== run 1 ==
// topmodule
module topmodule( input clk,
input rst,
output [3:0] anode,
output [7:0] cathode,
input B1, B2, B3, B4,
input [4:0] operation);
For scale: ~23 I/O pins.
clock: 13.6 ns
lec_check: 0
cap_margin: 20
core_margin: 2
core_utilization: 59
slew_margin: 20
run.sh (not shown) runs the stock make flow with config.mk's settings and CLKGATE_MAP_FILE=.
[run 1] flow finished | final checks: failed | reasons: negative setup slack
Relative to run 1, the following input files were edited for run 2:
# run 1
export LEC_CHECK = 0
export CAP_MARGIN = 20
export CORE_MARGIN = 2
export CORE_UTILIZATION = 59
export SLEW_MARGIN = 20
create_clock -name core_clock -period 13.6 [get_ports {clk}]
# run 2
export LEC_CHECK = 0
export ABC_AREA = 1
export CAP_MARGIN = 20
export CORE_MARGIN = 2
export CORE_UTILIZATION = 72
export PLACE_DENSITY_LB_ADDON = 0.13
export SLEW_MARGIN = 20
create_clock -name core_clock -period 16.4 [get_ports {clk}]
[summary]
Run 2: it failed during 5_1_grt, and the tool reported GRT-0232.
Looking at main combinational cell family by area after synthesis, the AND-OR/OR-AND gates result is from run 1; the simple AND/OR/NAND/NOR gates one comes from run 2.
In the tables for run 2 and run 1, starting density of the core reads lower with run 1.
Taking run 1 as 1.0, run 2 lands at 0.814 on chip footprint.
Diff run 2 and run 1: area fraction in compound gates after synthesis lower in run 2
--- input diff run 2..run 3 ---
# run 2
export LEC_CHECK = 0
export ABC_AREA = 1
export CAP_MARGIN = 20
export CORE_MARGIN = 2
export CORE_UTILIZATION = 72
export PLACE_DENSITY_LB_ADDON = 0.13
export SLEW_MARGIN = 20
create_clock -name core_clock -period 16.4 [get_ports {clk}]
# run 3
export LEC_CHECK = 0
export ABC_AREA = 1
export CAP_MARGIN = 20
export CORE_MARGIN = 2
export CORE_UTILIZATION = 70
export SLEW_MARGIN = 20
create_clock -name core_clock -period 40.4 [get_ports {clk}]
[summary]
Run 3 went all the way through synthesis, placement and routing and the layout is clean on timing, DRC and antenna. Run 3 vs. run 2: die outline width went up by 1.4%. The and-or/or-and share of the synthesized area of run 3 and that of run 2 are within noise of each other. In run 3 relative to run 2, number of cells in the design after placement had gone down by a few percent. Run 3 vs. run 2: hold buffer count at cts flat, number of instances resized during post-cts repair went down by 66, XOR/XNOR share of the synthesized area now sits at about the same level, starting utilization of the core area now sits lower. Sort run 2 and run 3 by chip area asc -> top: run 2.

---

The RTL this note starts from:
==> flow/design.v <==
`timescale 1ns / 1ps
module clockDivider(input clk, rst, output reg clk_out, output tick);
reg [31:0] count; 
parameter n = 20;
always @ (posedge(clk), posedge(rst)) begin 
if (rst == 1'b1)
count <= 32'b0;
else if (count == n-1)
count <= 32'b0;
else
count <= count + 1;
end
always @ (posedge(clk), posedge(rst)) begin
if (rst == 1'b1)
clk_out <= 1'b0;
else if (count == n-1)
  clk_out <= ~clk_out;
else
 clk_out <= clk_out;
end
assign tick = (count == n-1) & ~clk_out;
endmodule
`timescale 1ns / 1ps
module refreshCounter(
input clk,
input rst,
input en,
output reg[1:0] refreshcounter
    );
    always@(posedge clk, posedge rst)
    if (rst)
    refreshcounter <= 2'd0;
    else if (en)
    refreshcounter <= refreshcounter +1; 
endmodule
`timescale 1ns / 1ps
module anodeControl(
input [1:0] refreshcounter,
output reg [3:0] anode
    );
    always @(refreshcounter)
    begin 
    case(refreshcounter)
    2'b00:
      anode= 4'b1110;
    2'b01:
      anode= 4'b1101;
    2'b10:
      anode= 4'b1011;
    2'b11:
      anode= 4'b0111;
      endcase
      end
endmodule
`timescale 1ns / 1ps
module increment(
input clk,
input rst,
input en,
input button,
output reg [3:0]in 
    );
        reg push_f;
       reg push_sync;
       reg push_sync_f;
       wire push_edge;
       always@(posedge clk, posedge rst) begin
       if (rst) begin
           push_f <= 1'b0;
           push_sync <= 1'b0;
       end else if (en) begin
           push_f <= button;
           push_sync <= push_f;    
       end
       end
       always @(posedge clk, posedge rst) begin
       if (rst) begin
           push_sync_f <= 1'b0;
       end else if (en) begin
           push_sync_f <= push_sync;
           end
       end
       assign push_edge = push_sync & ~push_sync_f;
       always @(posedge clk, posedge rst)
       begin
       if(rst)begin
       in<=0;
       end
       else if (en && push_edge)
       begin
          if (in!=9)
          in<=in+1;
          else
          in<=0;
          end
      end
endmodule
module operations(
input clk,
input en,
input [4:0] operation,
input reset,
input [3:0] dig1, dig2, dig3, dig4,
output reg [13:0] result,
output reg  negative_sign,
output reg dot
    );
    reg [7:0] num1, num2;
    always @(posedge clk) begin
      if (en) begin
        if (reset == 1) begin
            num1 <= 0;
            num2 <= 0;
        end
        else begin
            num1 <= (dig1 * 10) + dig2;
            num2 <= (dig3 * 10) + dig4;
        end
      end
    end
    always @(posedge (clk))
     begin
      if (en) begin
        if (reset == 1) begin
            result <= 16'b0;
             negative_sign <= 0;
             dot<=0;
        end
        else if (operation[0] == 1) begin     
            result <= num1 + num2;
             negative_sign <= 0;
             dot<=1;
        end
        else if (operation[1] == 1) begin     
          if (num1==num2) begin
                      result <= 0;
                      negative_sign <= 0;
                      dot<=1;
                  end
            if (num1>num2) begin
                result <= num1 - num2;
                negative_sign <= 0;
                dot<=1;
            end
            if (num2>num1) begin
                result <= num2 - num1;
                negative_sign <=  1;
                dot<=1;
            end
        end
        else if (operation[2] == 1) begin     
            result <= num1 * num2;
             negative_sign <= 0;
             dot<=1;
        end
        else if (operation[3] == 1) begin     
            result <= (num2 == 0) ? 14'd0 : num1 / num2;
             negative_sign <= 0;
            dot<=1;
        end
         else if (operation[4] == 1) begin     
                   result<= (num1 *100) + num2;
                    negative_sign <= 0;
                   dot<=0;
               end
        else
        begin
        result<= (num1 *100) + num2;
        negative_sign <= 0;
        dot<=0;
        end
      end
   end
endmodule
`timescale 1ns / 1ps
module seperate_results(input clk,
input en,
input [13:0] result,
output reg [3:0] final1, final2, final3, final4
    );
    always @(posedge clk) begin
        if (en) begin
        final1<= (result)%10;
        final2<= (result/10)%10;
        final3<= (result/100)%10;
        final4<= (result/1000)%10;
        end
    end
endmodule
module seven_seg(
input clk,
input rst,
input en,
input [3:0] in,
input dot,
output reg [7:0] out
    );
    always @(posedge(clk)) begin
                  if (en) begin
                    case(in)
                        4'b0000:             
                        out[6:0] <= 7'b0000001;    
                        4'b0001:             
                         out[6:0] <= 7'b1001111;
                        4'b0010:             
                         out[6:0] <= 7'b0010010; 
                        4'b0011:             
                         out[6:0] <= 7'b0000110;
                        4'b0100:             
                         out[6:0] <= 7'b1001100;
                        4'b0101:             
                         out[6:0] <= 7'b0100100;
                        4'b0110:             
                         out[6:0] <= 7'b0100000;
                        4'b0111:             
                         out[6:0] <= 7'b0001111;
                        4'b1000:             
                         out[6:0] <= 7'b0000000;
                        4'b1001:             
                         out[6:0] <= 7'b0000100;
                        4'b1010: 
                         out[6:0] <= 7'b1111110;                        
                        default:
                         out[6:0] <= out[6:0];
                    endcase 
                    out[7] <= dot;
                  end
    end
endmodule
`timescale 1ns / 1ps
module BCDcontrol(
input [7:0] digit1,
input [7:0] digit2,
input [7:0] digit3,
input [7:0] digit4,
input [1:0] refreshcounter,
output reg [7:0] outDigit
    );
    always @(*)
        begin 
        case(refreshcounter)
        2'd0:
          outDigit= digit1;
        2'd1:
          outDigit= digit2;
        2'd2:
          outDigit= digit3;
        2'd3:
          outDigit= digit4;
          endcase
          end
endmodule
module topmodule( input clk,
input rst,
output [3:0] anode,
output [7:0] cathode,
input B1, B2, B3, B4,
input [4:0] operation);
wire refreshclock;
wire refreshtick;
wire [1:0] refreshcounter;
wire [3:0] digit1;
wire [3:0] digit2;
wire [3:0] digit3;
wire [3:0] digit4;
wire [7:0] digit1disp;
wire [7:0] digit2disp;
wire [7:0] digit3disp;
wire [7:0] digit4disp;
wire dot;
wire [3:0] final1, final2, final3, final4; 
wire [13:0] result;     
wire negative_sign;                
clockDivider refreshclockGenerator( .clk(clk),.clk_out(refreshclock),.tick(refreshtick),.rst(rst));
refreshCounter counter(.clk(clk),.rst(rst),.en(refreshtick),.refreshcounter(refreshcounter));
anodeControl anodeControl(.refreshcounter(refreshcounter),.anode(anode));
increment case1(.clk(clk), .en(refreshtick), .rst(rst),.button(B1),.in(digit1));
increment case2(.clk(clk), .en(refreshtick), .rst(rst),.button(B2),.in(digit2));
increment case3(.clk(clk), .en(refreshtick), .rst(rst),.button(B3),.in(digit3));
increment case4(.clk(clk), .en(refreshtick), .rst(rst),.button(B4),.in(digit4));
operations operate(.clk(clk), .en(refreshtick),.operation(operation), .reset(rst), .dig1(digit1), .dig2(digit2), .dig3(digit3),.dig4(digit4), .result(result), .negative_sign(negative_sign),.dot(dot));
seperate_results seperate(.clk(clk), .en(refreshtick), .result(result), .final1(final1), .final2(final2), .final3(final3), .final4(final4));
seven_seg display1(.clk(clk), .en(refreshtick),.in(final1),.dot(1'b1),.rst(rst),.out(digit1disp));
seven_seg display2(.clk(clk), .en(refreshtick),.in(final2),.dot(1'b1),.rst(rst),.out(digit2disp));
seven_seg display3(.clk(clk), .en(refreshtick),.in(final3),.dot(dot),.rst(rst),.out(digit3disp));
seven_seg display4(.clk(clk), .en(refreshtick),.in((negative_sign) ? 4'b1010 : final4),.dot(1'b1),.rst(rst),.out(digit4disp)); 
BCDcontrol control(.digit1(digit1disp), .digit2(digit2disp),.digit3(digit3disp), .digit4(digit4disp),.refreshcounter(refreshcounter),.outDigit(cathode));
endmodule
make LEC_CHECK=0 ABC_AREA=1 CAP_MARGIN=20 CELL_PAD_IN_SITES_DETAIL_PLACEMENT=2 CELL_PAD_IN_SITES_GLOBAL_PLACEMENT=3 CORE_ASPECT_RATIO=0.67 CORE_MARGIN=2 CORE_UTILIZATION=32 MAX_ROUTING_LAYER=met5 MIN_ROUTING_LAYER=met1 PLACE_DENSITY=0.42 SETUP_SLACK_MARGIN=5.0 SLEW_MARGIN=30 finish   # period 23.5 ns
The starting point finished with negative setup slack left.
==> next run, changes <==
Settings changed: ABC_AREA 1 to unset, CELL_PAD_IN_SITES_DETAIL_PLACEMENT 2 to unset, CELL_PAD_IN_SITES_GLOBAL_PLACEMENT 3 to unset, CORE_ASPECT_RATIO 0.67 to unset, CORE_UTILIZATION 32 to 40, MAX_ROUTING_LAYER met5 to unset, MIN_ROUTING_LAYER met1 to unset, PLACE_DENSITY 0.42 to unset, SETUP_SLACK_MARGIN 5.0 to unset, SLEW_MARGIN 30 to 20.
Clock period 23.5 ns to 32.0 ns, I/O delays scaled along.
Result:
- The changed run finished clean
- cell count decreases by a quarter to a third
- synthesized cell count decreases by about a fifth
- non-clock buffer count decreases by 431
- cell area decreases by about a fifth
- worst setup slack improved by 5.3 ns
- via count decreases by about a fifth
- die size decreases by about a fifth
- power decreases by a quarter to a third
==> next run, changes <==
Settings changed: ABC_AREA set to 1, CELL_PAD_IN_SITES_GLOBAL_PLACEMENT set to 2, CTS_CLUSTER_SIZE set to 13, TNS_END_PERCENT set to 75.
Power increases by 1.9%.
Wire length came out lower by 6.1%.
Worst setup slack improves by 1.8 ns.
Final area drops by 0.39%.
Global-route usage shrinks by 0.29 points.
==> next run, changes <==
Settings changed: ABC_AREA 1 to 0, CORE_MARGIN 2 to 7, CORE_UTILIZATION 40 to 15, CTS_CLUSTER_SIZE 13 to 65, GPL_ROUTABILITY_DRIVEN set to 0, HOLD_SLACK_MARGIN set to -0.07, PLACE_DENSITY_LB_ADDON set to 0.01, SLEW_MARGIN 20 to 35, TNS_END_PERCENT 75 to 85.
Worst setup slack degrades by 2.0 ns.
Cell count is higher by 17%.
Synthesized area went up by about 1.1%.
Power is estimated from default activity; no workload was simulated.
